===== flow/run.sh =====
#!/bin/bash
# the make line also repeats each setting of config.mk as NAME=value (left out here)
make -C /OpenROAD-flow-scripts/flow DESIGN_CONFIG=/design/flow/config.mk WORK_HOME=/design/flow/orfs CLKGATE_MAP_FILE= finish

===== flow/constraint.sdc =====
create_clock -name core_clock -period 2.45 [get_ports {clk}]
set_input_delay 0.4900 -clock core_clock [delete_from_list [all_inputs] [get_ports {clk}]]
set_output_delay 0.4900 -clock core_clock [all_outputs]
set_load 0.01 [all_outputs]

===== flow/config.mk =====
export PLATFORM = sky130hd
export DESIGN_NAME = cordic
export DESIGN_NICKNAME = cordic
export VERILOG_FILES = /design/flow/design.v
export SDC_FILE = /design/flow/constraint.sdc
export NUM_CORES = 4
export LEC_CHECK = 0
export CAP_MARGIN = 20
export CELL_PAD_IN_SITES_GLOBAL_PLACEMENT = 3
export CORE_ASPECT_RATIO = 0.85
export CORE_MARGIN = 2
export CORE_UTILIZATION = 54
export CTS_CLUSTER_DIAMETER = 198
export GPL_TIMING_DRIVEN = 1
export HOLD_SLACK_MARGIN = 0.27
export MAX_ROUTING_LAYER = met5
export SETUP_SLACK_MARGIN = -0.19
export SLEW_MARGIN = 15
export TNS_END_PERCENT = 85

===== flow/design.v =====
module cordic #(
    parameter data_width = 16,
    parameter iterations = 15
    )(
    input clk,
    input reset_n,
    input logic signed [data_width-1:0] angle,
    input logic signed [data_width-1:0] x_i,
    input logic signed [data_width-1:0] y_i,
    output logic signed [data_width-1:0] cos,
    output logic signed [data_width-1:0] sin,
    input valid_in,
    output logic valid_out
    );
    logic signed [data_width-1:0] atan_table [0:iterations-1];
    assign atan_table[0]  = 'd12867;   
    assign atan_table[1]  = 'd7596;    
    assign atan_table[2]  = 'd4013;    
    assign atan_table[3]  = 'd2037;    
    assign atan_table[4]  = 'd1021;    
    assign atan_table[5]  = 'd511;     
    assign atan_table[6]  = 'd256;     
    assign atan_table[7]  = 'd128;     
    assign atan_table[8]  = 'd64;      
    assign atan_table[9]  = 'd32;      
    assign atan_table[10] = 'd16;      
    assign atan_table[11] = 'd8;       
    assign atan_table[12] = 'd4;       
    assign atan_table[13] = 'd2;       
    assign atan_table[14] = 'd1;       
    logic signed [data_width-1:0] x [0:iterations], y [0:iterations], z [0:iterations];
    logic [$clog2(iterations)-1:0] iteration;
    logic valid_pipe [0:iterations];
    always_ff @(posedge clk or negedge reset_n) begin
        if (!reset_n) begin
            x[0] <= 0;
            y[0] <= 0;
            z[0] <= 0;
            valid_pipe[0] <= 0;
        end else if (valid_in) begin
            case (angle[15:14])
                2'b00: begin
                    x[0] <= x_i;
                    y[0] <= y_i;
                    z[0] <= angle;
                end
                2'b01: begin
                    x[0] <= -y_i;
                    y[0] <= x_i;
                    z[0] <= {2'b00, angle[13:0]};
                end
                2'b10: begin
                    x[0] <= -x_i;
                    y[0] <= -y_i;
                    z[0] <= {2'b11, angle[13:0]};
                end
                2'b11: begin
                    x[0] <= y_i;
                    y[0] <= -x_i;
                    z[0] <= -angle;
                end
            endcase
            valid_pipe[0] <= 1;
        end else begin
            valid_pipe[0] <= 0;
        end
    end
    genvar i;
    generate
        for (i = 0; i < iterations; i = i + 1) begin : cordic_pipeline
            always_ff @(posedge clk or negedge reset_n) begin
                if (!reset_n) begin
                    x[i+1] <= 0;
                    y[i+1] <= 0;
                    z[i+1] <= 0;
                    valid_pipe[i+1] <= 0;
                end else if (valid_pipe[i]) begin
                    if (z[i] < 0) begin
                        x[i+1] <= x[i] + (y[i] >>> i);
                        y[i+1] <= y[i] - (x[i] >>> i);
                        z[i+1] <= z[i] + atan_table[i];
                    end else begin
                        x[i+1] <= x[i] - (y[i] >>> i);
                        y[i+1] <= y[i] + (x[i] >>> i);
                        z[i+1] <= z[i] - atan_table[i];
                    end
                    valid_pipe[i+1] <= 1;
                end else begin
                    valid_pipe[i+1] <= 0;
                end
            end
        end
    endgenerate
    assign cos = x[iterations];
    assign sin = y[iterations];
    assign valid_out = valid_pipe[iterations];
endmodule

==> report_table.html, run 1 <==
<h3>Run summary</h3>
<table>
<tr><th>Metric</th><th>Value</th></tr>
<tr><th colspan="2">Outcome</th></tr>
<tr><td>Status</td><td>aborted with a tool error</td></tr>
<tr><td>Stage where the flow stopped</td><td>3_1_place_gp_skip_io</td></tr>
<tr><td>Error message</td><td>[ERROR GPL-0301] Utilization 110.541 % exceeds 100%.</td></tr>
<tr><th colspan="2">Synth</th></tr>
<tr><td>Syn Inst Count</td><td>6641</td></tr>
<tr><td>Async set-reset flop share out of synthesis</td><td>~100%</td></tr>
<tr><td>Nets at Floorplan</td><td>7447</td></tr>
<tr><td>Registers, synthesis</td><td>744</td></tr>
<tr><td>Area share of fa/ha/maj cells after synthesis</td><td>16.0%</td></tr>
<tr><td>Cell type with the highest aggregate area in the netlist</td><td>sky130_fd_sc_hd__dfrtp_1</td></tr>
<tr><td>XOR/XNOR share of the synthesized area</td><td>a little over a tenth</td></tr>
<tr><td>Share of synthesized area spent on multiplexers</td><td>9.11%</td></tr>
<tr><td>Unique cell types</td><td>between 80 and 90</td></tr>
<tr><td>Aoi/oai-family share of the synthesized area</td><td>19.3%</td></tr>
<tr><td>Yosys warning tally</td><td>6</td></tr>
<tr><td>Count of flip-flops with a built-in enable after synthesis</td><td>0</td></tr>
<tr><td>Yosys stat cell total</td><td>6641</td></tr>
<tr><td>Sequential share of the synthesized area</td><td>30.6%</td></tr>
<tr><td>Syn Area/Cell</td><td>9.17 µm²</td></tr>
<tr><td>Top cells by area in the synthesized netlist</td><td>sky130_fd_sc_hd__dfrtp_1 31%, sky130_fd_sc_hd__ha_1 15%, sky130_fd_sc_hd__mux2_2 7.6%, sky130_fd_sc_hd__xnor2_1 7.2%, sky130_fd_sc_hd__a21oi_1 5.4%</td></tr>
<tr><td>Yosys top cell area share</td><td>30.6%</td></tr>
<tr><td>Leading cell type by number of instances after synthesis</td><td>sky130_fd_sc_hd__dfrtp_1</td></tr>
<tr><td>Post-synthesis instance area</td><td>between 60000 and 70000 µm²</td></tr>
<tr><td>Top logic cell family in the synthesized netlist</td><td>AND-OR/OR-AND gates</td></tr>
<tr><td>Basic-gate share of the synthesized area counting and, or, nand and nor cells</td><td>11.1%</td></tr>
<tr><td>Most frequent cells after synthesis</td><td>744 x sky130_fd_sc_hd__dfrtp_1, 711 x sky130_fd_sc_hd__ha_1, 654 x sky130_fd_sc_hd__a21oi_1</td></tr>
<tr><td>Yosys Chip Area</td><td>60900 µm²</td></tr>
<tr><td>Primary flip-flop cell chosen by synthesis mapping</td><td>sky130_fd_sc_hd__dfrtp_1</td></tr>
<tr><th colspan="2">Floorplan</th></tr>
<tr><td>Die width</td><td>368 µm</td></tr>
<tr><td>Starting density of the core</td><td>around 54%</td></tr>
<tr><td>Die height</td><td>between 300 and 400 µm</td></tr>
<tr><td>Placement Rows</td><td>113</td></tr>
<tr><td>Die area</td><td>116000 µm²</td></tr>
<tr><td>Core footprint</td><td>112000 µm²</td></tr>
</table>
==> inputs of run 2 (changes only) <==
Settings changed: CELL_PAD_IN_SITES_GLOBAL_PLACEMENT 3 to unset, CORE_ASPECT_RATIO 0.85 to unset, CORE_UTILIZATION 54 to 71, CTS_CLUSTER_DIAMETER 198 to unset, CTS_CLUSTER_SIZE set to 14, GPL_TIMING_DRIVEN 1 to unset, HOLD_SLACK_MARGIN 0.27 to unset, MAX_ROUTING_LAYER met5 to unset, SETUP_SLACK_MARGIN -0.19 to -0.2, SLEW_MARGIN 15 to 20, TNS_END_PERCENT 85 to unset.
Clock period 2.45 ns to 2.26 ns, I/O delays scaled along.
==> run 2 against run 1 <==
Against the previous run:
- the flow stops in 4_1_cts
- synthesized area is the same
- synthesized cell count unchanged
- die area is 24% lower
==> report_table.html, run 2 <==
<h3>Run summary</h3>
<table>
<tr><th>Metric</th><th>Value</th></tr>
<tr><th colspan="2">Outcome</th></tr>
<tr><td>Status</td><td>aborted with a tool error</td></tr>
<tr><td>Stage where the flow stopped</td><td>4_1_cts</td></tr>
<tr><td>Error message</td><td>[ERROR DPL-0038] Utilization greater than 100%, impossible to legalize</td></tr>
<tr><th colspan="2">Synth</th></tr>
<tr><td>Top logic cell family in the synthesized netlist</td><td>AND-OR/OR-AND gates</td></tr>
<tr><td>Basic-gate share of the synthesized area counting and, or, nand and nor cells</td><td>11.1% (unchanged)</td></tr>
<tr><td>Leading cell type by number of instances after synthesis</td><td>sky130_fd_sc_hd__dfrtp_1</td></tr>
<tr><td>Area share of fa/ha/maj cells after synthesis</td><td>16.0% (unchanged)</td></tr>
<tr><td>Top cells by area in the synthesized netlist</td><td>sky130_fd_sc_hd__dfrtp_1 31%, sky130_fd_sc_hd__ha_1 15%, sky130_fd_sc_hd__mux2_2 7.6%, sky130_fd_sc_hd__xnor2_1 7.2%, sky130_fd_sc_hd__a21oi_1 5.4%</td></tr>
<tr><td>XOR/XNOR share of the synthesized area</td><td>10.5% (unchanged)</td></tr>
<tr><td>Primary flip-flop cell chosen by synthesis mapping</td><td>sky130_fd_sc_hd__dfrtp_1</td></tr>
<tr><td>Nets at Floorplan</td><td>7447 (unchanged)</td></tr>
<tr><td>Cell type with the highest aggregate area in the netlist</td><td>sky130_fd_sc_hd__dfrtp_1</td></tr>
<tr><td>Yosys top cell area share</td><td>30.6% (unchanged)</td></tr>
<tr><td>Aoi/oai-family share of the synthesized area</td><td>19.3% (unchanged)</td></tr>
<tr><td>Sequential share of the synthesized area</td><td>30.6% (unchanged)</td></tr>
<tr><td>Yosys Chip Area</td><td>60900 µm² (unchanged)</td></tr>
<tr><td>Registers, synthesis</td><td>744 (unchanged)</td></tr>
<tr><td>Yosys stat cell total</td><td>6641 (unchanged)</td></tr>
<tr><td>Syn Inst Count</td><td>6641 (unchanged)</td></tr>
<tr><td>Post-synthesis instance area</td><td>60900 µm² (unchanged)</td></tr>
<tr><td>Async set-reset flop share out of synthesis</td><td>100% (unchanged)</td></tr>
<tr><td>Unique cell types</td><td>87 (unchanged)</td></tr>
<tr><td>Most frequent cells after synthesis</td><td>744 x sky130_fd_sc_hd__dfrtp_1, 711 x sky130_fd_sc_hd__ha_1, 654 x sky130_fd_sc_hd__a21oi_1</td></tr>
<tr><td>Syn Area/Cell</td><td>9.17 µm² (unchanged)</td></tr>
<tr><td>Yosys warning tally</td><td>6 (unchanged)</td></tr>
<tr><td>Share of synthesized area spent on multiplexers</td><td>9.11% (unchanged)</td></tr>
<tr><td>Count of flip-flops with a built-in enable after synthesis</td><td>0 (unchanged)</td></tr>
<tr><th colspan="2">Floorplan</th></tr>
<tr><td>Die width</td><td>297 µm (-19%)</td></tr>
<tr><td>Count of boundary I/O pins</td><td>84</td></tr>
<tr><td>Die height</td><td>297 µm (-5.3%)</td></tr>
<tr><td>Core footprint</td><td>85100 µm² (-24%)</td></tr>
<tr><td>Die area</td><td>88200 µm² (-24%)</td></tr>
<tr><td>Starting density of the core</td><td>71.5% (+17 points)</td></tr>
<tr><td>Placement Rows</td><td>107 (-5.3%)</td></tr>
<tr><th colspan="2">Placed design</th></tr>
<tr><td>Number of placed instances with taps included</td><td>9531</td></tr>
<tr><td>Port-buffer cells</td><td>~83</td></tr>
<tr><td>DP Wirelength</td><td>162000 µm</td></tr>
<tr><td>RePlAce Congestion</td><td>approximately 0.96</td></tr>
<tr><td>Post-placement worst setup slack</td><td>-1.16 ns</td></tr>
</table>
run 2: per-stage QoR:
| stage | area, µm² | util (%) |
|---|---|---|
| after global placement | 79000 | 92.8 |
| after floorplan | 63500 | - |
| after detailed placement | 79000 | 92.8 |
==> inputs of run 3 (changes only) <==
Settings changed: CELL_PAD_IN_SITES_GLOBAL_PLACEMENT set to 0, CORE_UTILIZATION 71 to 72, CTS_CLUSTER_DIAMETER set to 44, CTS_CLUSTER_SIZE 14 to 38, GPL_TIMING_DRIVEN set to 1, HOLD_SLACK_MARGIN set to -0.04, MAX_ROUTING_LAYER set to met5, SETUP_SLACK_MARGIN -0.2 to 0.47, TNS_END_PERCENT set to 50.
Clock period 2.26 ns to 3.32 ns, I/O delays scaled along.
==> run 3 against run 2 <==
Against the previous run:
- now fails the layout checks on hold timing, capacitance limit, slew limit, setup timing
- die area fell by 1.4%
- synthesized area stayed put
- synthesized cell count unchanged
==> report_table.html, run 3 <==
<h3>Flow metrics</h3>
<table>
<tr><th>Metric</th><th>Value</th></tr>
<tr><th colspan="2">Worst setup path</th></tr>
<tr><td>Number of buffers and inverters on the critical path</td><td>1</td></tr>
<tr><td>Critical path class</td><td>register to register</td></tr>
<tr><td>Number of logic stages on the critical path including buffering</td><td>11</td></tr>
<tr><td>Destination of the critical timing path</td><td>y[12][14]</td></tr>
<tr><td>Beginning of the worst register-to-register path</td><td>z[11][15]</td></tr>
<tr><td>Endpoint of the most critical register-to-register path</td><td>y[12][14]</td></tr>
<tr><td>Most numerous cell on the critical path</td><td>sky130_fd_sc_hd__a21oi_1</td></tr>
<tr><td>Chain of cells forming the critical path</td><td>buf_4, mux2i_2, fa_1, a21o_1, a21oi_1, o21ai_1, a211oi_4, o21ai_0, a21oi_1, xor2_1, a21oi_1</td></tr>
<tr><td>Max incr delay on CP</td><td>a little under 0.9 ns</td></tr>
<tr><td>Launch point of the critical path</td><td>z[11][15]</td></tr>
<tr><td>Critical Path End Type</td><td>register</td></tr>
<tr><td>Worst endpoint required time</td><td>4.03 ns</td></tr>
<tr><td>Biggest fanout along the worst timing path</td><td>7</td></tr>
<tr><td>Gate family responsible for the most delay along the worst path</td><td>AND-OR/OR-AND gates</td></tr>
<tr><td>Crit path launch type</td><td>register</td></tr>
<tr><td>Logic depth of the worst register-to-register path</td><td>11</td></tr>
<tr><td>Data arrival, critical path</td><td>~4.9 ns</td></tr>
<tr><td>Worst reg2reg setup slack</td><td>-0.91 ns</td></tr>
<tr><td>Slowest-stage cell, CP</td><td>sky130_fd_sc_hd__o21ai_1</td></tr>
<tr><th colspan="2">Floorplan</th></tr>
<tr><td>Die height</td><td>295 µm (-0.69%)</td></tr>
<tr><td>Die area</td><td>87000 µm² (-1.4%)</td></tr>
<tr><td>Count of boundary I/O pins</td><td>84 (unchanged)</td></tr>
<tr><td>Starting density of the core</td><td>72.8% (+1.2 points)</td></tr>
<tr><td>Core footprint</td><td>83700 µm² (-1.7%)</td></tr>
<tr><td>Die width</td><td>295 µm (-0.69%)</td></tr>
<tr><td>Placement Rows</td><td>106 (-0.93%)</td></tr>
<tr><th colspan="2">Routing</th></tr>
<tr><td>WL per Instance</td><td>27.2 µm</td></tr>
<tr><td>Pre-antenna DRT Iters</td><td>10</td></tr>
<tr><td>DRC violation count after routing</td><td>0</td></tr>
<tr><td>Vias</td><td>between 60000 and 70000</td></tr>
<tr><td>DR iter-0 viols</td><td>8546</td></tr>
<tr><td>Routed Antenna Nets</td><td>0</td></tr>
<tr><td>Total Routed Length</td><td>232000 µm</td></tr>
<tr><td>DR vias/cell</td><td>between 7 and 8</td></tr>
<tr><th colspan="2">Synth</th></tr>
<tr><td>XOR/XNOR share of the synthesized area</td><td>10.5% (unchanged)</td></tr>
<tr><td>Primary flip-flop cell chosen by synthesis mapping</td><td>sky130_fd_sc_hd__dfrtp_1</td></tr>
<tr><td>Basic-gate share of the synthesized area counting and, or, nand and nor cells</td><td>11.1% (unchanged)</td></tr>
<tr><td>Unique cell types</td><td>87 (unchanged)</td></tr>
<tr><td>Top cells by area in the synthesized netlist</td><td>sky130_fd_sc_hd__dfrtp_1 31%, sky130_fd_sc_hd__ha_1 15%, sky130_fd_sc_hd__mux2_2 7.6%, sky130_fd_sc_hd__xnor2_1 7.2%, sky130_fd_sc_hd__a21oi_1 5.4%</td></tr>
<tr><td>Aoi/oai-family share of the synthesized area</td><td>19.3% (unchanged)</td></tr>
<tr><td>Syn Inst Count</td><td>6641 (unchanged)</td></tr>
<tr><td>Async set-reset flop share out of synthesis</td><td>100% (unchanged)</td></tr>
<tr><td>Count of flip-flops with a built-in enable after synthesis</td><td>0 (unchanged)</td></tr>
<tr><td>Cell type with the highest aggregate area in the netlist</td><td>sky130_fd_sc_hd__dfrtp_1</td></tr>
<tr><td>Yosys warning tally</td><td>6 (unchanged)</td></tr>
<tr><td>Share of synthesized area spent on multiplexers</td><td>9.11% (unchanged)</td></tr>
<tr><td>Yosys top cell area share</td><td>30.6% (unchanged)</td></tr>
<tr><td>Yosys Chip Area</td><td>60900 µm² (unchanged)</td></tr>
<tr><td>Nets at Floorplan</td><td>7447 (unchanged)</td></tr>
<tr><td>Yosys stat cell total</td><td>6641 (unchanged)</td></tr>
<tr><td>Syn Area/Cell</td><td>9.17 µm² (unchanged)</td></tr>
<tr><td>Most frequent cells after synthesis</td><td>744 x sky130_fd_sc_hd__dfrtp_1, 711 x sky130_fd_sc_hd__ha_1, 654 x sky130_fd_sc_hd__a21oi_1</td></tr>
<tr><td>Area share of fa/ha/maj cells after synthesis</td><td>16.0% (unchanged)</td></tr>
<tr><td>Post-synthesis instance area</td><td>60900 µm² (unchanged)</td></tr>
<tr><td>Leading cell type by number of instances after synthesis</td><td>sky130_fd_sc_hd__dfrtp_1</td></tr>
<tr><td>Sequential share of the synthesized area</td><td>30.6% (unchanged)</td></tr>
<tr><td>Top logic cell family in the synthesized netlist</td><td>AND-OR/OR-AND gates</td></tr>
<tr><td>Registers, synthesis</td><td>744 (unchanged)</td></tr>
<tr><th colspan="2">Placed design</th></tr>
<tr><td>RePlAce Congestion</td><td>0.965 (+0.75%)</td></tr>
<tr><td>DP Wirelength</td><td>117000 µm (-28%)</td></tr>
<tr><td>Number of placed instances with taps included</td><td>7925 (-17%)</td></tr>
<tr><td>Post-placement worst setup slack</td><td>-0.0527 ns (+1.11 ns)</td></tr>
<tr><td>Port-buffer cells</td><td>83 (unchanged)</td></tr>
<tr><th colspan="2">Global routing</th></tr>
<tr><td>Largest net degree at the start of global routing</td><td>77</td></tr>
<tr><td>Met1 layer usage reported by global route</td><td>51.9%</td></tr>
<tr><td>GRT Util Overall</td><td>between 40% and 50%</td></tr>
<tr><td>Vias in the first global route</td><td>54941</td></tr>
<tr><td>Met3 GRT Util</td><td>7.25%</td></tr>
<tr><td>Overflow left after global routing</td><td>0</td></tr>
<tr><td>Number of antenna violations at the first check in global routing</td><td>34</td></tr>
<tr><td>GRT Max-Usage Layer</td><td>met2</td></tr>
<tr><td>Global Route met2 Usage</td><td>around two thirds</td></tr>
<tr><td>Wire length of the first global-routing pass</td><td>285000 µm</td></tr>
<tr><th colspan="2">Clock network</th></tr>
<tr><td>Cts-stage hold buffer count</td><td>0</td></tr>
<tr><td>Number of CTS-inserted buffers</td><td>113</td></tr>
<tr><td>Clock root buffer</td><td>sky130_fd_sc_hd__clkbuf_16</td></tr>
<tr><td>CTS H-Tree Depth</td><td>3</td></tr>
<tr><td>Clock slew seen by the registers of the worst setup and hold paths</td><td>0.07 ns</td></tr>
<tr><td>Clock latency on the worst-skew pair</td><td>0.80 ns</td></tr>
<tr><td>Clock tree from TritonCTS</td><td>yes</td></tr>
<tr><td>Maximum clock insertion buffer count</td><td>3</td></tr>
<tr><td>Clock tree sinks</td><td>744</td></tr>
<tr><th colspan="2">Timing</th></tr>
<tr><td>Setup ws final</td><td>-0.910 ns</td></tr>
<tr><td>Transition time at the pin with the least slew margin</td><td>1.99 ns</td></tr>
<tr><td>Relative slew slack</td><td>-34.0%</td></tr>
<tr><td>Count of endpoints failing hold in the final timing report</td><td>14</td></tr>
<tr><td>RSZ-0062 raised after global routing</td><td>true</td></tr>
<tr><td>Final Setup Violations</td><td>96</td></tr>
<tr><td>Minimum clock period</td><td>approximately 4.2 ns</td></tr>
<tr><td>Final max-slew violation count</td><td>2</td></tr>
<tr><td>Fraction of the cycle the final worst path needs</td><td>127%</td></tr>
<tr><td>Worst Hold Margin</td><td>-0.136 ns</td></tr>
<tr><td>Highest attainable clock frequency</td><td>236 MHz</td></tr>
<tr><td>Largest clock skew in the final design</td><td>approximately 0.048 ns</td></tr>
<tr><th colspan="2">Outcome</th></tr>
<tr><td>Status</td><td>finished with violations</td></tr>
<tr><td>Checks that blocked a clean result</td><td>hold timing, capacitance limit, slew limit, setup timing</td></tr>
<tr><th colspan="2">Final layout</th></tr>
<tr><td>Total number of nets in the final design</td><td>approximately 8100</td></tr>
<tr><td>Layout overhead on the synthesized area</td><td>25.9%</td></tr>
<tr><td>Non-Filler Instances</td><td>between 8000 and 9000</td></tr>
<tr><th colspan="2">Run</th></tr>
<tr><td>Count of warning messages emitted by the tools</td><td>92</td></tr>
<tr><td>Max-cap violations</td><td>1</td></tr>
<tr><th colspan="2">Worst hold path</th></tr>
<tr><td>Worst Hold Class</td><td>primary input to async pin</td></tr>
</table>
## run 3: per-layer routing
layer / wire (µm) / vias to the layer above
met4: 21900 / 42
li1: - / 25214
met5: 916 / -
met2: 99700 / 5274
met3: 30500 / 2308
met1: 79500 / 29003
## run 3: cell type report
cell class	instances	area, µm²
Multi-Input combinational cell	5345	44900
Sequential cell	744	18700
Fill cell	3060	7020
Timing Repair Buffer	730	6100
Clock buffer	125	2930
Tap cell	1134	1420
Inverter	353	1370
Clock inverter	91	1180
Antenna cell	23	57.6
## run 3: what timing repair did
item,4_1_cts,5_1_grt
pin swaps,266,393
gates cloned,0,1
buffers inserted,190,190
resized,398,574
setup endpoints to repair,228,300
## run 3: metrics by stage
stage          util, %  area (µm²)  TNS, ns
5_1_grt           91.6       76600   -31.06
6_report          91.6       76700   -21.22
3_3_place_gp      77.9       65200  -0.0290
4_1_cts           86.7       72500        0
3_5_place_dp      77.9       65200  -0.0527
2_1_floorplan        -       61700        0
==> inputs of run 4 (changes only) <==
Settings changed: CORE_UTILIZATION 72 to 70, CTS_CLUSTER_DIAMETER 44 to 50, CTS_CLUSTER_SIZE 38 to unset, MAX_ROUTING_LAYER met5 to met4, SETUP_SLACK_MARGIN 0.47 to 0.88.
Clock period 3.32 ns to 3.04 ns, I/O delays scaled along.
==> run 4 against run 3 <==
Against the previous run:
- the run now fails in 5_1_grt
- synthesized cell count did not move
- die area is 2.8% higher
- synthesized area is the same
==> report_table.html, run 4 <==
<h3>Run summary</h3>
<table>
<tr><th>Metric</th><th>Value</th></tr>
<tr><th colspan="2">Outcome</th></tr>
<tr><td>Status</td><td>aborted with a tool error</td></tr>
<tr><td>Stage where the flow stopped</td><td>5_1_grt</td></tr>
<tr><td>Error message</td><td>[ERROR GRT-0232] Routing congestion too high. Check the congestion heatmap in the GUI.</td></tr>
<tr><th colspan="2">Synth</th></tr>
<tr><td>Yosys top cell area share</td><td>30.6% (unchanged)</td></tr>
<tr><td>Top cells by area in the synthesized netlist</td><td>sky130_fd_sc_hd__dfrtp_1 31%, sky130_fd_sc_hd__ha_1 15%, sky130_fd_sc_hd__mux2_2 7.6%, sky130_fd_sc_hd__xnor2_1 7.2%, sky130_fd_sc_hd__a21oi_1 5.4%</td></tr>
<tr><td>Syn Area/Cell</td><td>9.17 µm² (unchanged)</td></tr>
<tr><td>Unique cell types</td><td>87 (unchanged)</td></tr>
<tr><td>Share of synthesized area spent on multiplexers</td><td>9.11% (unchanged)</td></tr>
<tr><td>Registers, synthesis</td><td>744 (unchanged)</td></tr>
<tr><td>Leading cell type by number of instances after synthesis</td><td>sky130_fd_sc_hd__dfrtp_1</td></tr>
<tr><td>Basic-gate share of the synthesized area counting and, or, nand and nor cells</td><td>11.1% (unchanged)</td></tr>
<tr><td>Cell type with the highest aggregate area in the netlist</td><td>sky130_fd_sc_hd__dfrtp_1</td></tr>
<tr><td>Sequential share of the synthesized area</td><td>30.6% (unchanged)</td></tr>
<tr><td>Area share of fa/ha/maj cells after synthesis</td><td>16.0% (unchanged)</td></tr>
<tr><td>Yosys warning tally</td><td>6 (unchanged)</td></tr>
<tr><td>Aoi/oai-family share of the synthesized area</td><td>19.3% (unchanged)</td></tr>
<tr><td>XOR/XNOR share of the synthesized area</td><td>10.5% (unchanged)</td></tr>
<tr><td>Yosys stat cell total</td><td>6641 (unchanged)</td></tr>
<tr><td>Post-synthesis instance area</td><td>60900 µm² (unchanged)</td></tr>
<tr><td>Most frequent cells after synthesis</td><td>744 x sky130_fd_sc_hd__dfrtp_1, 711 x sky130_fd_sc_hd__ha_1, 654 x sky130_fd_sc_hd__a21oi_1</td></tr>
<tr><td>Nets at Floorplan</td><td>7447 (unchanged)</td></tr>
<tr><td>Async set-reset flop share out of synthesis</td><td>100% (unchanged)</td></tr>
<tr><td>Count of flip-flops with a built-in enable after synthesis</td><td>0 (unchanged)</td></tr>
<tr><td>Yosys Chip Area</td><td>60900 µm² (unchanged)</td></tr>
<tr><td>Syn Inst Count</td><td>6641 (unchanged)</td></tr>
<tr><td>Primary flip-flop cell chosen by synthesis mapping</td><td>sky130_fd_sc_hd__dfrtp_1</td></tr>
<tr><td>Top logic cell family in the synthesized netlist</td><td>AND-OR/OR-AND gates</td></tr>
<tr><th colspan="2">Clock network</th></tr>
<tr><td>Clock root buffer</td><td>sky130_fd_sc_hd__clkbuf_16</td></tr>
<tr><td>Number of CTS-inserted buffers</td><td>104 (-8.0%)</td></tr>
<tr><td>Clock tree sinks</td><td>744 (unchanged)</td></tr>
<tr><td>Maximum clock insertion buffer count</td><td>3 (unchanged)</td></tr>
<tr><td>CTS H-Tree Depth</td><td>3 (unchanged)</td></tr>
<tr><th colspan="2">Floorplan</th></tr>
<tr><td>Die width</td><td>299 µm (+1.4%)</td></tr>
<tr><td>Starting density of the core</td><td>70.4% (-2.4 points)</td></tr>
<tr><td>Die area</td><td>89400 µm² (+2.8%)</td></tr>
<tr><td>Placement Rows</td><td>108 (+1.9%)</td></tr>
<tr><td>Die height</td><td>299 µm (+1.4%)</td></tr>
<tr><td>Count of boundary I/O pins</td><td>84 (unchanged)</td></tr>
<tr><td>Core footprint</td><td>86500 µm² (+3.3%)</td></tr>
<tr><th colspan="2">Global routing</th></tr>
<tr><td>Overflow left after global routing</td><td>869</td></tr>
<tr><td>GRT Util Overall</td><td>88.8%</td></tr>
<tr><th colspan="2">Placed design</th></tr>
<tr><td>DP Wirelength</td><td>121000 µm (+3.5%)</td></tr>
<tr><td>RePlAce Congestion</td><td>0.960 (-0.52%)</td></tr>
<tr><td>Port-buffer cells</td><td>83 (unchanged)</td></tr>
<tr><td>Area after DPL</td><td>68500 µm² (+5.0%)</td></tr>
</table>
[run 4: repair_timing]
action | in CTS
endpoints found under the hold margin | 38
setup buffers | 241
pin swaps | 500
hold buffers | 1
gates resized | 667
cloned | 0
endpoints found under the setup margin | 533
[run 4: routing by layer]
layer / GRT usage (%) / overflow
met3: 76.2 / 61
met1: 87.0 / 32
met5: - / -
met4: 90.8 / 305
met2: 99.7 / 471
[run 4: metrics by stage]
| step | util (%) | setup WS (ns) | TNS, ns | cells |
|---|---|---|---|---|
| 3_3_place_gp | 79.2 | -0.267 | -1.15 | 8282 |
| 4_1_cts | 89.2 | -0.249 | -2.14 | 8720 |
| 3_5_place_dp | 79.2 | -0.311 | -4.04 | 8282 |
| 2_1_floorplan | - | -0.0869 | -0.166 | 6641 |
==> inputs of run 5 (changes only) <==
Settings changed: ABC_AREA set to 1, CELL_PAD_IN_SITES_GLOBAL_PLACEMENT 0 to unset, CORE_MARGIN 2 to 7, CORE_UTILIZATION 70 to 40, CTS_CLUSTER_DIAMETER 50 to 87, GPL_TIMING_DRIVEN 1 to unset, HOLD_SLACK_MARGIN -0.04 to 0.19, PLACE_DENSITY set to 0.63, SETUP_SLACK_MARGIN 0.88 to unset, SLEW_MARGIN 20 to 30, TNS_END_PERCENT 50 to unset.
Clock period 3.04 ns to 2.9 ns, I/O delays scaled along.
==> run 5 against run 4 <==
Against the previous run:
- now clean on timing, DRC and antenna
- die area up 95%
- synthesized cell count up 41%
- synthesized area up 6.9%
==> report_table.html, run 5 <==
<h3>Flow metrics</h3>
<table>
<tr><th>Metric</th><th>Value</th></tr>
<tr><th colspan="2">Worst setup path</th></tr>
<tr><td>Number of buffers and inverters on the critical path</td><td>1</td></tr>
<tr><td>Max incr delay on CP</td><td>around 0.39 ns</td></tr>
<tr><td>Logic depth of the worst register-to-register path</td><td>16</td></tr>
<tr><td>Worst endpoint required time</td><td>between 3 and 4 ns</td></tr>
<tr><td>Slowest-stage cell, CP</td><td>sky130_fd_sc_hd__dfrtp_1</td></tr>
<tr><td>Worst reg2reg setup slack</td><td>0.07 ns</td></tr>
<tr><td>Beginning of the worst register-to-register path</td><td>x[1][1]</td></tr>
<tr><td>Launch point of the critical path</td><td>x[1][1]</td></tr>
<tr><td>Gate family responsible for the most delay along the worst path</td><td>simple AND/OR/NAND/NOR gates</td></tr>
<tr><td>Endpoint of the most critical register-to-register path</td><td>y[2][15]</td></tr>
<tr><td>Chain of cells forming the critical path</td><td>inv_2, ha_4, nand4_1, nor2_2, nand3_2, o31ai_4, xor2_1, ha_1, nand2_1, nor3_2, and3_1, nand2_1, nand2_1, nand3_1, nand3_1, nand2_1</td></tr>
<tr><td>Crit path launch type</td><td>register</td></tr>
<tr><td>Most numerous cell on the critical path</td><td>sky130_fd_sc_hd__nand2_1</td></tr>
<tr><td>Number of logic stages on the critical path including buffering</td><td>16</td></tr>
<tr><td>Critical path class</td><td>register to register</td></tr>
<tr><td>Destination of the critical timing path</td><td>y[2][15]</td></tr>
<tr><td>Data arrival, critical path</td><td>3.37 ns</td></tr>
<tr><td>Biggest fanout along the worst timing path</td><td>4</td></tr>
<tr><td>Critical Path End Type</td><td>register</td></tr>
<tr><th colspan="2">Worst hold path</th></tr>
<tr><td>Worst Hold Class</td><td>register to register</td></tr>
<tr><td>Hold Path Depth</td><td>2</td></tr>
<tr><td>Hold path startpoint</td><td>z[12][1]</td></tr>
<tr><td>Endpoint with the worst hold slack</td><td>z[13][1]</td></tr>
<tr><th colspan="2">Timing</th></tr>
<tr><td>RSZ-0062 raised after global routing</td><td>true</td></tr>
<tr><td>Minimum clock period</td><td>2.83 ns</td></tr>
<tr><td>Worst Hold Margin</td><td>roughly 0.47 ns</td></tr>
<tr><td>Highest attainable clock frequency</td><td>353 MHz</td></tr>
<tr><td>Transition time at the pin with the least slew margin</td><td>0.896 ns</td></tr>
<tr><td>Largest clock skew in the final design</td><td>0.0677 ns</td></tr>
<tr><td>Relative slew slack</td><td>40.2%</td></tr>
<tr><td>Final max-slew violation count</td><td>0</td></tr>
<tr><td>Fraction of the cycle the final worst path needs</td><td>97.6%</td></tr>
<tr><td>Count of endpoints failing hold in the final timing report</td><td>0</td></tr>
<tr><td>Final Setup Violations</td><td>0</td></tr>
<tr><td>Setup ws final</td><td>0.0687 ns</td></tr>
<tr><th colspan="2">Final layout</th></tr>
<tr><td>Layout overhead on the synthesized area</td><td>16.9%</td></tr>
<tr><td>Total number of nets in the final design</td><td>~11000</td></tr>
<tr><td>Final cell area excluding filler cells</td><td>between 70000 and 80000 µm²</td></tr>
<tr><td>Final standard cell utilization of the core</td><td>around 47%</td></tr>
<tr><th colspan="2">Synth</th></tr>
<tr><td>Async set-reset flop share out of synthesis</td><td>100% (unchanged)</td></tr>
<tr><td>Yosys top cell area share</td><td>28.6% (-2.0 points)</td></tr>
<tr><td>Leading cell type by number of instances after synthesis</td><td>sky130_fd_sc_hd__nand2_1</td></tr>
<tr><td>Top logic cell family in the synthesized netlist</td><td>simple AND/OR/NAND/NOR gates</td></tr>
<tr><td>Syn Inst Count</td><td>9366 (+41%)</td></tr>
<tr><td>Area share of fa/ha/maj cells after synthesis</td><td>15.0% (-1.0 points)</td></tr>
<tr><td>Top cells by area in the synthesized netlist</td><td>sky130_fd_sc_hd__dfrtp_1 29%, sky130_fd_sc_hd__nand2_1 15%, sky130_fd_sc_hd__ha_1 14%, sky130_fd_sc_hd__inv_1 6.0%, sky130_fd_sc_hd__nand3_1 5.7%</td></tr>
<tr><td>Basic-gate share of the synthesized area counting and, or, nand and nor cells</td><td>28.1% (+17 points)</td></tr>
<tr><td>Aoi/oai-family share of the synthesized area</td><td>14.9% (-4.4 points)</td></tr>
<tr><td>Nets at Floorplan</td><td>10172 (+37%)</td></tr>
<tr><td>Registers, synthesis</td><td>744 (unchanged)</td></tr>
<tr><td>Yosys stat cell total</td><td>9366 (+41%)</td></tr>
<tr><td>Post-synthesis instance area</td><td>65100 µm² (+6.9%)</td></tr>
<tr><td>Unique cell types</td><td>49 (-44%)</td></tr>
<tr><td>Yosys warning tally</td><td>6 (unchanged)</td></tr>
<tr><td>XOR/XNOR share of the synthesized area</td><td>5.97% (-4.5 points)</td></tr>
<tr><td>Count of flip-flops with a built-in enable after synthesis</td><td>0 (unchanged)</td></tr>
<tr><td>Share of synthesized area spent on multiplexers</td><td>0% (-9.1 points)</td></tr>
<tr><td>Cell type with the highest aggregate area in the netlist</td><td>sky130_fd_sc_hd__dfrtp_1</td></tr>
<tr><td>Most frequent cells after synthesis</td><td>2629 x sky130_fd_sc_hd__nand2_1, 1046 x sky130_fd_sc_hd__inv_1, 744 x sky130_fd_sc_hd__dfrtp_1</td></tr>
<tr><td>Syn Area/Cell</td><td>6.95 µm² (-24%)</td></tr>
<tr><td>Yosys Chip Area</td><td>65100 µm² (+6.9%)</td></tr>
<tr><td>Primary flip-flop cell chosen by synthesis mapping</td><td>sky130_fd_sc_hd__dfrtp_1</td></tr>
<tr><td>Sequential share of the synthesized area</td><td>28.6% (-2.0 points)</td></tr>
<tr><th colspan="2">Placed design</th></tr>
<tr><td>RePlAce Congestion</td><td>0.940 (-2.1%)</td></tr>
<tr><td>DP Wirelength</td><td>152000 µm (+26%)</td></tr>
<tr><td>Area after DPL</td><td>70900 µm² (+3.5%)</td></tr>
<tr><td>Port-buffer cells</td><td>83 (unchanged)</td></tr>
<tr><td>Post-placement worst setup slack</td><td>-0.0217 ns (+0.290 ns)</td></tr>
<tr><th colspan="2">Routing</th></tr>
<tr><td>DR iter-0 viols</td><td>4270</td></tr>
<tr><td># diodes</td><td>0</td></tr>
<tr><td>Vias</td><td>62260</td></tr>
<tr><td>Total Routed Length</td><td>192000 µm</td></tr>
<tr><td>DRC violation count after routing</td><td>0</td></tr>
<tr><td>DR vias/cell</td><td>5.19</td></tr>
<tr><td>WL per Instance</td><td>16.0 µm</td></tr>
<tr><td>Routed Antenna Nets</td><td>0</td></tr>
<tr><td>Pre-antenna DRT Iters</td><td>6</td></tr>
<tr><th colspan="2">Clock network</th></tr>
<tr><td>Clock slew seen by the registers of the worst setup and hold paths</td><td>0.06 ns</td></tr>
<tr><td>CTS H-Tree Depth</td><td>3 (unchanged)</td></tr>
<tr><td>Maximum clock insertion buffer count</td><td>3 (unchanged)</td></tr>
<tr><td>Clock tree from TritonCTS</td><td>yes</td></tr>
<tr><td>Clock latency on the worst-skew pair</td><td>slightly above 0.7 ns</td></tr>
<tr><td>Clock root buffer</td><td>sky130_fd_sc_hd__clkbuf_16</td></tr>
<tr><td>Number of CTS-inserted buffers</td><td>96 (-7.7%)</td></tr>
<tr><td>Clock tree sinks</td><td>744 (unchanged)</td></tr>
<tr><th colspan="2">Floorplan</th></tr>
<tr><td>Die area</td><td>174000 µm² (+95%)</td></tr>
<tr><td>Placement Rows</td><td>147 (+36%)</td></tr>
<tr><td>Die width</td><td>417 µm (+40%)</td></tr>
<tr><td>Die height</td><td>417 µm (+40%)</td></tr>
<tr><td>Core footprint</td><td>161000 µm² (+86%)</td></tr>
<tr><td>Starting density of the core</td><td>40.4% (-30 points)</td></tr>
<tr><td>Count of boundary I/O pins</td><td>84 (unchanged)</td></tr>
<tr><th colspan="2">Global routing</th></tr>
<tr><td>Overflow left after global routing</td><td>0</td></tr>
<tr><td>Number of antenna violations at the first check in global routing</td><td>1</td></tr>
<tr><td>Largest net degree at the start of global routing</td><td>80</td></tr>
<tr><td>Wire length of the first global-routing pass</td><td>313000 µm</td></tr>
<tr><td>Vias in the first global route</td><td>59894</td></tr>
<tr><td>GRT Util Overall</td><td>21.9%</td></tr>
<tr><th colspan="2">Run</th></tr>
<tr><td>Count of warning messages emitted by the tools</td><td>88</td></tr>
<tr><td>Max-cap violations</td><td>0</td></tr>
<tr><th colspan="2">Outcome</th></tr>
<tr><td>Status</td><td>finished clean</td></tr>
</table>
==> run 5: routing by layer <==
metal	vias to the layer above	GRT usage, %	share of wire [%]
met4	0	5.19	2.7
met5	-	-	0
met1	29069	30.1	48
li1	31729	-	-
met3	320	2.02	3.4
met2	1142	35.2	45
==> run 5: what timing repair did <==
action | 4_1_cts | 5_1_grt
cloned | 0 | 0
pin swaps | 3 | 117
hold buffers | 1 | 0
hold endpoints to repair | 37 | 0
buffers inserted | 0 | 50
gates resized | 18 | 396
setup endpoints to repair | 24 | 166
==> run 5: through the flow <==
step | cells | TNS (ns)
after detailed placement | 11772 | -0.0470
after CTS | 11949 | 0
after floorplan | 9366 | 0
after global routing | 11999 | -0.729
after global placement | 11772 | -0.181
final | 11999 | 0
==> run 5: layout make-up <==
| cell class | instances | area, µm² |
|---|---|---|
| inverters | 1065 | 4000 |
| repair buffers | 515 | 4300 |
| multi-input cells | 7339 | 43200 |
| well taps | 2160 | 2700 |
| fillers | 16302 | 85000 |
| flip-flops and latches | 744 | 18600 |
| clock buffers | 140 | 2900 |
| clock inverters | 36 | 387 |
==> inputs of run 6 (changes only) <==
Settings changed: ABC_AREA 1 to unset, CORE_MARGIN 7 to 2, CORE_UTILIZATION 40 to 70, CTS_CLUSTER_DIAMETER 87 to 28, HOLD_SLACK_MARGIN 0.19 to unset, MAX_ROUTING_LAYER met4 to unset, PLACE_DENSITY 0.63 to unset, SETUP_SLACK_MARGIN set to 0.91, SLEW_MARGIN 30 to 20.
Clock period 2.9 ns to 3.09 ns, I/O delays scaled along.
==> run 6 against run 5 <==
Against the previous run:
- the flow now stops in 5_1_grt
- synthesized area shrank 6.4%
- die area shrank 49%
- synthesized cell count shrank 29%
==> report_table.html, run 6 <==
<h3>Run summary</h3>
<table>
<tr><th>Metric</th><th>Value</th></tr>
<tr><th colspan="2">Synth</th></tr>
<tr><td>Post-synthesis instance area</td><td>60900 µm² (-6.4%)</td></tr>
<tr><td>Unique cell types</td><td>87 (+78%)</td></tr>
<tr><td>Syn Inst Count</td><td>6641 (-29%)</td></tr>
<tr><td>Count of flip-flops with a built-in enable after synthesis</td><td>0 (unchanged)</td></tr>
<tr><td>Basic-gate share of the synthesized area counting and, or, nand and nor cells</td><td>11.1% (-17 points)</td></tr>
<tr><td>Yosys stat cell total</td><td>6641 (-29%)</td></tr>
<tr><td>Yosys warning tally</td><td>6 (unchanged)</td></tr>
<tr><td>Leading cell type by number of instances after synthesis</td><td>sky130_fd_sc_hd__dfrtp_1</td></tr>
<tr><td>Most frequent cells after synthesis</td><td>744 x sky130_fd_sc_hd__dfrtp_1, 711 x sky130_fd_sc_hd__ha_1, 654 x sky130_fd_sc_hd__a21oi_1</td></tr>
<tr><td>Cell type with the highest aggregate area in the netlist</td><td>sky130_fd_sc_hd__dfrtp_1</td></tr>
<tr><td>Top logic cell family in the synthesized netlist</td><td>AND-OR/OR-AND gates</td></tr>
<tr><td>Top cells by area in the synthesized netlist</td><td>sky130_fd_sc_hd__dfrtp_1 31%, sky130_fd_sc_hd__ha_1 15%, sky130_fd_sc_hd__mux2_2 7.6%, sky130_fd_sc_hd__xnor2_1 7.2%, sky130_fd_sc_hd__a21oi_1 5.4%</td></tr>
<tr><td>Registers, synthesis</td><td>744 (unchanged)</td></tr>
<tr><td>Nets at Floorplan</td><td>7447 (-27%)</td></tr>
<tr><td>Share of synthesized area spent on multiplexers</td><td>9.11% (+9.1 points)</td></tr>
<tr><td>XOR/XNOR share of the synthesized area</td><td>10.5% (+4.5 points)</td></tr>
<tr><td>Sequential share of the synthesized area</td><td>30.6% (+2.0 points)</td></tr>
<tr><td>Syn Area/Cell</td><td>9.17 µm² (+32%)</td></tr>
<tr><td>Primary flip-flop cell chosen by synthesis mapping</td><td>sky130_fd_sc_hd__dfrtp_1</td></tr>
<tr><td>Aoi/oai-family share of the synthesized area</td><td>19.3% (+4.4 points)</td></tr>
<tr><td>Yosys top cell area share</td><td>30.6% (+2.0 points)</td></tr>
<tr><td>Area share of fa/ha/maj cells after synthesis</td><td>16.0% (+1.0 points)</td></tr>
<tr><td>Async set-reset flop share out of synthesis</td><td>100% (unchanged)</td></tr>
<tr><td>Yosys Chip Area</td><td>60900 µm² (-6.4%)</td></tr>
<tr><th colspan="2">Placed design</th></tr>
<tr><td>RePlAce Congestion</td><td>0.938 (-0.22%)</td></tr>
<tr><td>Number of placed instances with taps included</td><td>8205 (-30%)</td></tr>
<tr><td>Post-placement worst setup slack</td><td>-0.201 ns (-0.179 ns)</td></tr>
<tr><td>Port-buffer cells</td><td>83 (unchanged)</td></tr>
<tr><td>DP Wirelength</td><td>118000 µm (-23%)</td></tr>
<tr><td>Area after DPL</td><td>67900 µm² (-4.2%)</td></tr>
<tr><th colspan="2">Clock network</th></tr>
<tr><td>Maximum clock insertion buffer count</td><td>3 (unchanged)</td></tr>
<tr><td>Number of CTS-inserted buffers</td><td>185 (+93%)</td></tr>
<tr><td>Clock tree sinks</td><td>744 (unchanged)</td></tr>
<tr><td>Clock root buffer</td><td>sky130_fd_sc_hd__clkbuf_16</td></tr>
<tr><td>CTS H-Tree Depth</td><td>4 (+1)</td></tr>
<tr><th colspan="2">Floorplan</th></tr>
<tr><td>Core footprint</td><td>86500 µm² (-46%)</td></tr>
<tr><td>Die width</td><td>299 µm (-28%)</td></tr>
<tr><td>Placement Rows</td><td>108 (-27%)</td></tr>
<tr><td>Die height</td><td>299 µm (-28%)</td></tr>
<tr><td>Starting density of the core</td><td>70.4% (+30 points)</td></tr>
<tr><td>Die area</td><td>89400 µm² (-49%)</td></tr>
<tr><td>Count of boundary I/O pins</td><td>84 (unchanged)</td></tr>
<tr><th colspan="2">Outcome</th></tr>
<tr><td>Status</td><td>aborted with a tool error</td></tr>
<tr><td>Error message</td><td>[ERROR DPL-0038] Utilization greater than 100%, impossible to legalize</td></tr>
<tr><td>Stage where the flow stopped</td><td>5_1_grt</td></tr>
</table>
## run 6: through the flow
stage / hold slack (ns) / TNS (ns)
CTS: 0.351 / -1.20
detailed placement: 0.479 / -2.02
global placement: 0.477 / -0.859
floorplan: 0.322 / -0.0662
## run 6: repair_timing
action | in CTS
pin swaps | 527
hold endpoints to repair | 36
endpoints found under the setup margin | 525
gates resized | 703
hold buffers | 1
cloned | 1
setup buffers | 242
==> inputs of run 7 (changes only) <==
Settings changed: ABC_AREA set to 1, CELL_PAD_IN_SITES_GLOBAL_PLACEMENT set to 1, CORE_ASPECT_RATIO set to 0.5, CORE_UTILIZATION 70 to 62, CTS_CLUSTER_DIAMETER 28 to 292, CTS_CLUSTER_SIZE set to 98, GPL_TIMING_DRIVEN set to 0, HOLD_SLACK_MARGIN set to 0.27, MAX_ROUTING_LAYER set to met5, PLACE_DENSITY set to 0.37, SETUP_SLACK_MARGIN 0.91 to -0.24, TNS_END_PERCENT set to 10.
Clock period 3.09 ns to 2.45 ns, I/O delays scaled along.
==> run 7 against run 6 <==
Against the previous run:
- the flow stops in 3_3_place_gp
- synthesized area rose by 6.9%
- synthesized cell count rose by 41%
- die area rose by 21%
==> report_table.html, run 7 <==
<h3>Run summary</h3>
<table>
<tr><th>Metric</th><th>Value</th></tr>
<tr><th colspan="2">Outcome</th></tr>
<tr><td>Status</td><td>aborted with a tool error</td></tr>
<tr><td>Stage where the flow stopped</td><td>3_3_place_gp</td></tr>
<tr><td>Error message</td><td>[ERROR GPL-0301] Utilization 100.517 % exceeds 100%.</td></tr>
<tr><th colspan="2">Synth</th></tr>
<tr><td>Yosys stat cell total</td><td>9366 (+41%)</td></tr>
<tr><td>Yosys Chip Area</td><td>65100 µm² (+6.9%)</td></tr>
<tr><td>Primary flip-flop cell chosen by synthesis mapping</td><td>sky130_fd_sc_hd__dfrtp_1</td></tr>
<tr><td>Cell type with the highest aggregate area in the netlist</td><td>sky130_fd_sc_hd__dfrtp_1</td></tr>
<tr><td>Count of flip-flops with a built-in enable after synthesis</td><td>0 (unchanged)</td></tr>
<tr><td>Registers, synthesis</td><td>744 (unchanged)</td></tr>
<tr><td>Aoi/oai-family share of the synthesized area</td><td>14.9% (-4.4 points)</td></tr>
<tr><td>Leading cell type by number of instances after synthesis</td><td>sky130_fd_sc_hd__nand2_1</td></tr>
<tr><td>Top logic cell family in the synthesized netlist</td><td>simple AND/OR/NAND/NOR gates</td></tr>
<tr><td>Yosys top cell area share</td><td>28.6% (-2.0 points)</td></tr>
<tr><td>Basic-gate share of the synthesized area counting and, or, nand and nor cells</td><td>28.1% (+17 points)</td></tr>
<tr><td>Yosys warning tally</td><td>6 (unchanged)</td></tr>
<tr><td>Post-synthesis instance area</td><td>65100 µm² (+6.9%)</td></tr>
<tr><td>Sequential share of the synthesized area</td><td>28.6% (-2.0 points)</td></tr>
<tr><td>Syn Inst Count</td><td>9366 (+41%)</td></tr>
<tr><td>Top cells by area in the synthesized netlist</td><td>sky130_fd_sc_hd__dfrtp_1 29%, sky130_fd_sc_hd__nand2_1 15%, sky130_fd_sc_hd__ha_1 14%, sky130_fd_sc_hd__inv_1 6.0%, sky130_fd_sc_hd__nand3_1 5.7%</td></tr>
<tr><td>Async set-reset flop share out of synthesis</td><td>100% (unchanged)</td></tr>
<tr><td>Nets at Floorplan</td><td>10172 (+37%)</td></tr>
<tr><td>Unique cell types</td><td>49 (-44%)</td></tr>
<tr><td>XOR/XNOR share of the synthesized area</td><td>5.97% (-4.5 points)</td></tr>
<tr><td>Share of synthesized area spent on multiplexers</td><td>0% (-9.1 points)</td></tr>
<tr><td>Most frequent cells after synthesis</td><td>2629 x sky130_fd_sc_hd__nand2_1, 1046 x sky130_fd_sc_hd__inv_1, 744 x sky130_fd_sc_hd__dfrtp_1</td></tr>
<tr><td>Area share of fa/ha/maj cells after synthesis</td><td>15.0% (-1.0 points)</td></tr>
<tr><td>Syn Area/Cell</td><td>6.95 µm² (-24%)</td></tr>
<tr><th colspan="2">Floorplan</th></tr>
<tr><td>Count of boundary I/O pins</td><td>84 (unchanged)</td></tr>
<tr><td>Die width</td><td>462 µm (+55%)</td></tr>
<tr><td>Die height</td><td>233 µm (-22%)</td></tr>
<tr><td>Die area</td><td>108000 µm² (+21%)</td></tr>
<tr><td>Starting density of the core</td><td>63.0% (-7.4 points)</td></tr>
<tr><td>Core footprint</td><td>103000 µm² (+19%)</td></tr>
<tr><td>Placement Rows</td><td>83 (-23%)</td></tr>
</table>
==> inputs of run 8 (changes only) <==
Settings changed: ABC_AREA 1 to unset, CELL_PAD_IN_SITES_GLOBAL_PLACEMENT 1 to unset, CORE_ASPECT_RATIO 0.5 to unset, CORE_UTILIZATION 62 to 14, CTS_CLUSTER_DIAMETER 292 to unset, CTS_CLUSTER_SIZE 98 to unset, GPL_TIMING_DRIVEN 0 to unset, HOLD_SLACK_MARGIN 0.27 to unset, MAX_ROUTING_LAYER met5 to unset, PLACE_DENSITY 0.37 to unset, SETUP_SLACK_MARGIN -0.24 to unset, TNS_END_PERCENT 10 to unset.
Clock period 2.45 ns to 4.43 ns, I/O delays scaled along.
==> run 8 against run 7 <==
Against the previous run:
- the run now finishes clean
- die area rose to 4.1 times the previous value
- synthesized area down 6.4%
- synthesized cell count down 29%
==> report_table.html, run 8 <==
<h3>Flow metrics</h3>
<table>
<tr><th>Metric</th><th>Value</th></tr>
<tr><th colspan="2">Outcome</th></tr>
<tr><td>Status</td><td>finished clean</td></tr>
<tr><th colspan="2">Worst setup path</th></tr>
<tr><td>Critical Path End Type</td><td>register</td></tr>
<tr><td>Slowest-stage cell, CP</td><td>sky130_fd_sc_hd__a2111oi_1</td></tr>
<tr><td>Destination of the critical timing path</td><td>x[9][12]</td></tr>
<tr><td>Worst reg2reg setup slack</td><td>0.70 ns</td></tr>
<tr><td>Crit path launch type</td><td>register</td></tr>
<tr><td>Biggest fanout along the worst timing path</td><td>6</td></tr>
<tr><td>Launch point of the critical path</td><td>y[8][8]</td></tr>
<tr><td>Max incr delay on CP</td><td>slightly below 0.8 ns</td></tr>
<tr><td>Gate family responsible for the most delay along the worst path</td><td>AND-OR/OR-AND gates</td></tr>
<tr><td>Critical path class</td><td>register to register</td></tr>
<tr><td>Chain of cells forming the critical path</td><td>inv_1, ha_1, mux2_2, fa_1, a21o_1, a21o_1, a2111oi_1, o31ai_1, nand3_1, nand2_1, xor2_1, mux2_2</td></tr>
<tr><td>Beginning of the worst register-to-register path</td><td>y[8][8]</td></tr>
<tr><td>Logic depth of the worst register-to-register path</td><td>12</td></tr>
<tr><td>Worst endpoint required time</td><td>4.98 ns</td></tr>
<tr><td>Number of logic stages on the critical path including buffering</td><td>12</td></tr>
<tr><td>Number of buffers and inverters on the critical path</td><td>1</td></tr>
<tr><td>Data arrival, critical path</td><td>4.28 ns</td></tr>
<tr><td>Endpoint of the most critical register-to-register path</td><td>x[9][12]</td></tr>
<tr><th colspan="2">Routing</th></tr>
<tr><td>Vias</td><td>about 46000</td></tr>
<tr><td>Pre-antenna DRT Iters</td><td>5</td></tr>
<tr><td>DR vias/cell</td><td>3.71</td></tr>
<tr><td>DRC violation count after routing</td><td>0</td></tr>
<tr><td>Total Routed Length</td><td>between 100000 and 150000 µm</td></tr>
<tr><td>WL per Instance</td><td>11.1 µm</td></tr>
<tr><td>DR iter-0 viols</td><td>2194</td></tr>
<tr><td>Routed Antenna Nets</td><td>0</td></tr>
<tr><th colspan="2">Timing</th></tr>
<tr><td>Final max-slew violation count</td><td>0</td></tr>
<tr><td>Count of endpoints failing hold in the final timing report</td><td>0</td></tr>
<tr><td>Largest clock skew in the final design</td><td>0.0580 ns</td></tr>
<tr><td>Highest attainable clock frequency</td><td>268 MHz</td></tr>
<tr><td>Setup ws final</td><td>0.701 ns</td></tr>
<tr><td>Accumulated negative setup slack</td><td>0 ns</td></tr>
<tr><td>Minimum clock period</td><td>3.73 ns</td></tr>
<tr><td>RSZ-0062 raised after global routing</td><td>false</td></tr>
<tr><td>Final Setup Violations</td><td>0</td></tr>
<tr><td>Fraction of the cycle the final worst path needs</td><td>around 84%</td></tr>
<tr><td>Relative slew slack</td><td>31.1%</td></tr>
<tr><td>Transition time at the pin with the least slew margin</td><td>1.03 ns</td></tr>
<tr><th colspan="2">Floorplan</th></tr>
<tr><td>Die width</td><td>664 µm (+44%)</td></tr>
<tr><td>Die area</td><td>440000 µm² (+310%)</td></tr>
<tr><td>Placement Rows</td><td>242 (+190%)</td></tr>
<tr><td>Die height</td><td>664 µm (+180%)</td></tr>
<tr><td>Starting density of the core</td><td>14.0% (-49 points)</td></tr>
<tr><td>Core footprint</td><td>434000 µm² (+320%)</td></tr>
<tr><td>Count of boundary I/O pins</td><td>84 (unchanged)</td></tr>
<tr><th colspan="2">Synth</th></tr>
<tr><td>Nets at Floorplan</td><td>7447 (-27%)</td></tr>
<tr><td>Leading cell type by number of instances after synthesis</td><td>sky130_fd_sc_hd__dfrtp_1</td></tr>
<tr><td>Syn Inst Count</td><td>6641 (-29%)</td></tr>
<tr><td>Most frequent cells after synthesis</td><td>744 x sky130_fd_sc_hd__dfrtp_1, 711 x sky130_fd_sc_hd__ha_1, 654 x sky130_fd_sc_hd__a21oi_1</td></tr>
<tr><td>Yosys Chip Area</td><td>60900 µm² (-6.4%)</td></tr>
<tr><td>Async set-reset flop share out of synthesis</td><td>100% (unchanged)</td></tr>
<tr><td>Aoi/oai-family share of the synthesized area</td><td>19.3% (+4.4 points)</td></tr>
<tr><td>Top logic cell family in the synthesized netlist</td><td>AND-OR/OR-AND gates</td></tr>
<tr><td>Unique cell types</td><td>87 (+78%)</td></tr>
<tr><td>Yosys stat cell total</td><td>6641 (-29%)</td></tr>
<tr><td>Area share of fa/ha/maj cells after synthesis</td><td>16.0% (+1.0 points)</td></tr>
<tr><td>Basic-gate share of the synthesized area counting and, or, nand and nor cells</td><td>11.1% (-17 points)</td></tr>
<tr><td>Top cells by area in the synthesized netlist</td><td>sky130_fd_sc_hd__dfrtp_1 31%, sky130_fd_sc_hd__ha_1 15%, sky130_fd_sc_hd__mux2_2 7.6%, sky130_fd_sc_hd__xnor2_1 7.2%, sky130_fd_sc_hd__a21oi_1 5.4%</td></tr>
<tr><td>Syn Area/Cell</td><td>9.17 µm² (+32%)</td></tr>
<tr><td>Yosys warning tally</td><td>6 (unchanged)</td></tr>
<tr><td>Cell type with the highest aggregate area in the netlist</td><td>sky130_fd_sc_hd__dfrtp_1</td></tr>
<tr><td>Registers, synthesis</td><td>744 (unchanged)</td></tr>
<tr><td>Post-synthesis instance area</td><td>60900 µm² (-6.4%)</td></tr>
<tr><td>XOR/XNOR share of the synthesized area</td><td>10.5% (+4.5 points)</td></tr>
<tr><td>Share of synthesized area spent on multiplexers</td><td>9.11% (+9.1 points)</td></tr>
<tr><td>Sequential share of the synthesized area</td><td>30.6% (+2.0 points)</td></tr>
<tr><td>Primary flip-flop cell chosen by synthesis mapping</td><td>sky130_fd_sc_hd__dfrtp_1</td></tr>
<tr><td>Count of flip-flops with a built-in enable after synthesis</td><td>0 (unchanged)</td></tr>
<tr><td>Yosys top cell area share</td><td>30.6% (+2.0 points)</td></tr>
<tr><th colspan="2">Global routing</th></tr>
<tr><td>Overflow left after global routing</td><td>0</td></tr>
<tr><td>GRT Util Overall</td><td>6.12%</td></tr>
<tr><td>Vias in the first global route</td><td>around 45000</td></tr>
<tr><td>Number of antenna violations at the first check in global routing</td><td>1</td></tr>
<tr><td>Wire length of the first global-routing pass</td><td>233000 µm</td></tr>
<tr><td>Largest net degree at the start of global routing</td><td>roughly 120</td></tr>
<tr><th colspan="2">Clock network</th></tr>
<tr><td>Clock tree sinks</td><td>744</td></tr>
<tr><td>Clock root buffer</td><td>sky130_fd_sc_hd__clkbuf_16</td></tr>
<tr><td>Number of CTS-inserted buffers</td><td>between 80 and 90</td></tr>
<tr><td>Number of buffers inserted by post-CTS setup repair</td><td>0</td></tr>
<tr><td>Maximum clock insertion buffer count</td><td>3</td></tr>
<tr><td>Clock tree from TritonCTS</td><td>yes</td></tr>
<tr><td>Clock slew seen by the registers of the worst setup and hold paths</td><td>0.07 ns</td></tr>
<tr><td>Clock latency on the worst-skew pair</td><td>approximately 0.7 ns</td></tr>
<tr><td>Resize count post-CTS</td><td>0</td></tr>
<tr><td>CTS H-Tree Depth</td><td>3</td></tr>
<tr><td>Cts-stage hold buffer count</td><td>0</td></tr>
<tr><th colspan="2">Run</th></tr>
<tr><td>Count of warning messages emitted by the tools</td><td>around 91</td></tr>
<tr><td>Max-cap violations</td><td>0</td></tr>
<tr><th colspan="2">Final layout</th></tr>
<tr><td>Total number of nets in the final design</td><td>7472</td></tr>
<tr><td>Tally of filler cells in the layout</td><td>48608</td></tr>
<tr><td>Layout overhead on the synthesized area</td><td>17.5%</td></tr>
<tr><th colspan="2">Placed design</th></tr>
<tr><td>RePlAce Congestion</td><td>0.834</td></tr>
<tr><td>Post-placement worst setup slack</td><td>0.761 ns</td></tr>
<tr><td>Port-buffer cells</td><td>83</td></tr>
<tr><td>DP Wirelength</td><td>107000 µm</td></tr>
<tr><th colspan="2">Worst hold path</th></tr>
<tr><td>Worst Hold Class</td><td>primary input to async pin</td></tr>
</table>
[run 8: layout make-up]
class                      count  area, µm²  area share (%)
sequential                   744      18600            26.0
multi-input combinational   5345      40200            56.2
clock inverter                43        648           0.905
tap                         5734       7170            10.0
antenna                        1       2.50         0.00350
clock buffer                 105       2260            3.15
inverter                     353       1330            1.85
timing repair buffer         141       1340            1.87
[run 8: metrics by stage]
| stage | hold slack, ns | cell area [µm²] | instances | utilization [%] |
|---|---|---|---|---|
| final | 0.188 | 71600 | 12466 | 16.5 |
| after global routing | 0.195 | 71600 | 12466 | 16.5 |
| after CTS | 0.174 | 71600 | 12465 | 16.5 |
| after detailed placement | 0.473 | 68700 | 12317 | 15.8 |
| after global placement | 0.469 | 68700 | 12317 | 15.8 |
| after floorplan | 0.352 | 60900 | 6641 | - |
[run 8: layer usage]
metal  vias up  part of all wire [%]  track usage (%)
met5         -                     0                0
met4         0                   2.3             1.37
met3       187                   2.5            0.788
met2       525                    45             10.1
met1     21635                    50             8.40
li1      23937                     -                -
